==> inputs of run a <==
==> flow/design.v (excerpt) <==
module adc_processing #(
    parameter int SCALING_FACTOR = 310866,
    parameter int SHIFT_FACTOR   = 19,
    parameter int NEGATIVE_FACTOR = 12
) (
    input  logic        clk,
    input  logic        reset,
    input  logic        ready,
    input  logic [15:0] data,
    output logic [15:0] ave_data,
    output logic [15:0] scaled_adc_data
);
==> flow/config.mk <==
export PLATFORM = sky130hd
export DESIGN_NAME = adc_processing
export DESIGN_NICKNAME = adc_processing
export VERILOG_FILES = /design/flow/design.v
export SDC_FILE = /design/flow/constraint.sdc
export NUM_CORES = 4
export LEC_CHECK = 0
export CAP_MARGIN = 20
export CORE_MARGIN = 2
export CORE_UTILIZATION = 50
export PLACE_DENSITY = 0.6
export SETUP_SLACK_MARGIN = 0.73
export SLEW_MARGIN = 20
==> flow/constraint.sdc <==
create_clock -name core_clock -period 6.29 [get_ports {clk}]
set_input_delay 1.2580 -clock core_clock [delete_from_list [all_inputs] [get_ports {clk}]]
set_output_delay 1.2580 -clock core_clock [all_outputs]
set_load 0.01 [all_outputs]
run.sh (not shown) runs the stock make flow with config.mk's settings and CLKGATE_MAP_FILE=.
==> inputs of run b, as changes to run a <==
- ABC_AREA: not set -> 1
- CORE_UTILIZATION: 50 -> 72
- CTS_CLUSTER_SIZE: not set -> 15
- PLACE_DENSITY: 0.6 -> not set
- SETUP_SLACK_MARGIN: 0.73 -> not set
==> flow/constraint.sdc (replaced) <==
create_clock -name core_clock -period 4.73 [get_ports {clk}]
set_input_delay 0.9460 -clock core_clock [delete_from_list [all_inputs] [get_ports {clk}]]
set_output_delay 0.9460 -clock core_clock [all_outputs]
set_load 0.01 [all_outputs]
==> qor summary <==
metric                                                                       run b                  run a
Non-filler cells in the finished layout                                      21640                  18250
Peak supply drop                                                        0.001300 V            0.0009068 V
Via count                                                                   114200                  89550
Number of nets in the layout                                                 18830                  14200
Flip-flop and latch power                                                  38.5 mW                26.7 mW
Share of total power in combinational logic                                  0.266                  0.235
Remaining max-slew budget at the tightest pin                               0.1912                 0.2155
Clock Power                                                                31.7 mW                25.1 mW
Number of buffers created by CTS                                               401                    425
Slowest stage cell on the critical path                      sky130_fd_sc_hd__fa_2  sky130_fd_sc_hd__fa_1
Final cell utilization of the core                                          0.7914                 0.5611
Total area of sequential cells                                         83450 sq um            83450 sq um
Proportion of cell area occupied by multi-input gates                       0.3600                 0.3751
Chip Area, Yosys                                                      150200 sq um           151400 sq um
FILL cells                                                                   14790                  25730
Proportion of cell area occupied by registers                               0.5087                 0.4924
Overall power of the completed layout                                     95.64 mW               67.75 mW
Outcome                                                 complete, but fails checks  timing/DRC/antenna clean
Layout check failures                                                 setup timing                      -
Number of gates on the worst path with buffers counted                          21                     19
Setup Fix Bufs, Post-CTS                                                         0                      6
Cells after synthesis                                                        19260                  14250
Setup skew after layout                                                 0.06692 ns             0.05717 ns
Worst Setup SP                                                    AVERAGER.sum[13]       AVERAGER.sum[12]
Antenna violations before repair                                                 1                      2

---

==> wip/quartz: inputs <==
==> flow/design.v <==
module averager
    #(parameter int
        power = 8,  
        N = 12)     
    (
        input logic clk,
        reset,
        EN,
        input logic [N-1:0] Din,    
        output logic [N-1:0] Q      
    );
    logic [N-1:0] REG_ARRAY [2**power:1];
    logic [power+N-1:0] sum;
    assign Q = sum[power+N-1:power];
    always_ff @(posedge clk) begin
        if (reset) begin
            sum <= 0;
            for (int j = 1; j <= 2**power; j++) begin
                REG_ARRAY[j] <= 0;
            end
        end
        else if (EN) begin
            sum <= sum + Din - REG_ARRAY[2**power];
            for (int j = 2**power; j > 1; j--) begin
                REG_ARRAY[j] <= REG_ARRAY[j-1];
            end
            REG_ARRAY[1] <= Din;
        end
    end
endmodule
module adc_processing #(
    parameter int SCALING_FACTOR = 310866,
    parameter int SHIFT_FACTOR   = 19,
    parameter int NEGATIVE_FACTOR = 12
) (
    input  logic        clk,
    input  logic        reset,
    input  logic        ready,
    input  logic [15:0] data,
    output logic [15:0] ave_data,
    output logic [15:0] scaled_adc_data
);
    localparam int SCALING_FACTOR_WIDTH = $clog2(SCALING_FACTOR) + 1;
    localparam int INTERMEDIATE_WIDTH = 16 + SCALING_FACTOR_WIDTH;
    logic [INTERMEDIATE_WIDTH-1:0] scaled_adc_data_temp; 
    logic [15:0] scaled_adc_data_pipe;
    averager #(
        .power(8),  
        .N(16)      
    ) AVERAGER (
        .reset(reset),
        .clk(clk),
        .EN(ready),
        .Din(data),
        .Q(ave_data)
    );
    always_ff @(posedge clk) begin
        if (reset) begin
            scaled_adc_data <= 0;
            scaled_adc_data_temp <= 0;
            scaled_adc_data_pipe <= 0;
        end
        else if (ready) begin
            scaled_adc_data_temp <= ave_data * SCALING_FACTOR;             
            scaled_adc_data_pipe <= scaled_adc_data_temp >> SHIFT_FACTOR;  
            scaled_adc_data      <= scaled_adc_data_pipe - 12;             
        end                                                
    end                                                    
endmodule
==> flow/run.sh <==
#!/bin/bash
# the make line also repeats each setting of config.mk as NAME=value (left out here)
make -C /OpenROAD-flow-scripts/flow DESIGN_CONFIG=/design/flow/config.mk WORK_HOME=/design/flow/orfs CLKGATE_MAP_FILE= finish
==> flow/config.mk <==
export PLATFORM = sky130hd
export DESIGN_NAME = adc_processing
export DESIGN_NICKNAME = adc_processing
export VERILOG_FILES = /design/flow/design.v
export SDC_FILE = /design/flow/constraint.sdc
export NUM_CORES = 4
export LEC_CHECK = 0
export ABC_AREA = 1
export CAP_MARGIN = 20
export CORE_ASPECT_RATIO = 1.17
export CORE_MARGIN = 2
export CORE_UTILIZATION = 72
export CTS_CLUSTER_SIZE = 14
export GPL_ROUTABILITY_DRIVEN = 0
export PLACE_DENSITY_LB_ADDON = 0.11
export SETUP_SLACK_MARGIN = 0.25
export SLEW_MARGIN = 25
==> flow/constraint.sdc <==
create_clock -name core_clock -period 3.84 [get_ports {clk}]
set_input_delay 0.7680 -clock core_clock [delete_from_list [all_inputs] [get_ports {clk}]]
set_output_delay 0.7680 -clock core_clock [all_outputs]
set_load 0.01 [all_outputs]
==> wip/pepper: changes against wip/quartz <==
- CAP_MARGIN: 20 -> 40
- CORE_ASPECT_RATIO: 1.17 -> default
- CTS_CLUSTER_SIZE: 14 -> 15
- GPL_ROUTABILITY_DRIVEN: 0 -> default
- PLACE_DENSITY: default -> 0.94
- PLACE_DENSITY_LB_ADDON: 0.11 -> default
- SETUP_SLACK_MARGIN: 0.25 -> default
- SLEW_MARGIN: 25 -> 20
==> flow/constraint.sdc (replaced) <==
create_clock -name core_clock -period 3.54 [get_ports {clk}]
set_input_delay 0.7080 -clock core_clock [delete_from_list [all_inputs] [get_ports {clk}]]
set_output_delay 0.7080 -clock core_clock [all_outputs]
set_load 0.01 [all_outputs]
==> changes_impl.md <==
## Flow update

- Outcome: complete, but fails checks
- SO Faults: negative setup slack
- FF+latch area: around 83000 um^2
- Final setup fails: 16
- Reg2reg end: scaled_adc_data_temp[20]
- Cell mode on critical path: nand2_1
- IR drop worst, VDD: 1500 uV
- Final setup margin: -1250 ps
- Min-Delay Endpoint: AVERAGER.REG_ARRAY[153][13]
- Non-clock buffers: 421
- Combinational power share: a little over a quarter
- Clock-cell share of area: 7.84%
- Combinational power: 35.0 mW
- TNS Setup: -18890 ps
-- figures above: wip/pepper

==> changes_impl.md <==
## Flow update

- Clock-cell share of area: 7.62%
- TNS Setup: -15020 ps
- Post-CTS setup buffers: 5
- Yosys Instances: 19.3k
- PwrDens: about 700 nW/um^2
- Combinational power share: 26.6%
- Placed instance area: 152000 um^2
- IR drop worst, VDD: 1980 uV
- Pin count of the biggest net entering global routing: approximately 270
- Final setup margin: -1020 ps
- Outcome: complete, but fails checks
- Reg2reg end: scaled_adc_data_temp[33]
- Cell mode on critical path: fa_1
- Combinational power: around 31 mW
- Final setup fails: 16
- SO Faults: negative setup slack
- CP Capture Type: register
- Non-clock buffers: 404
- FF+latch area: ~83000 um^2
- Min-Delay Endpoint: AVERAGER.REG_ARRAY[67][2]
-- figures above: wip/quartz

Power is estimated from default activity; no workload was simulated.
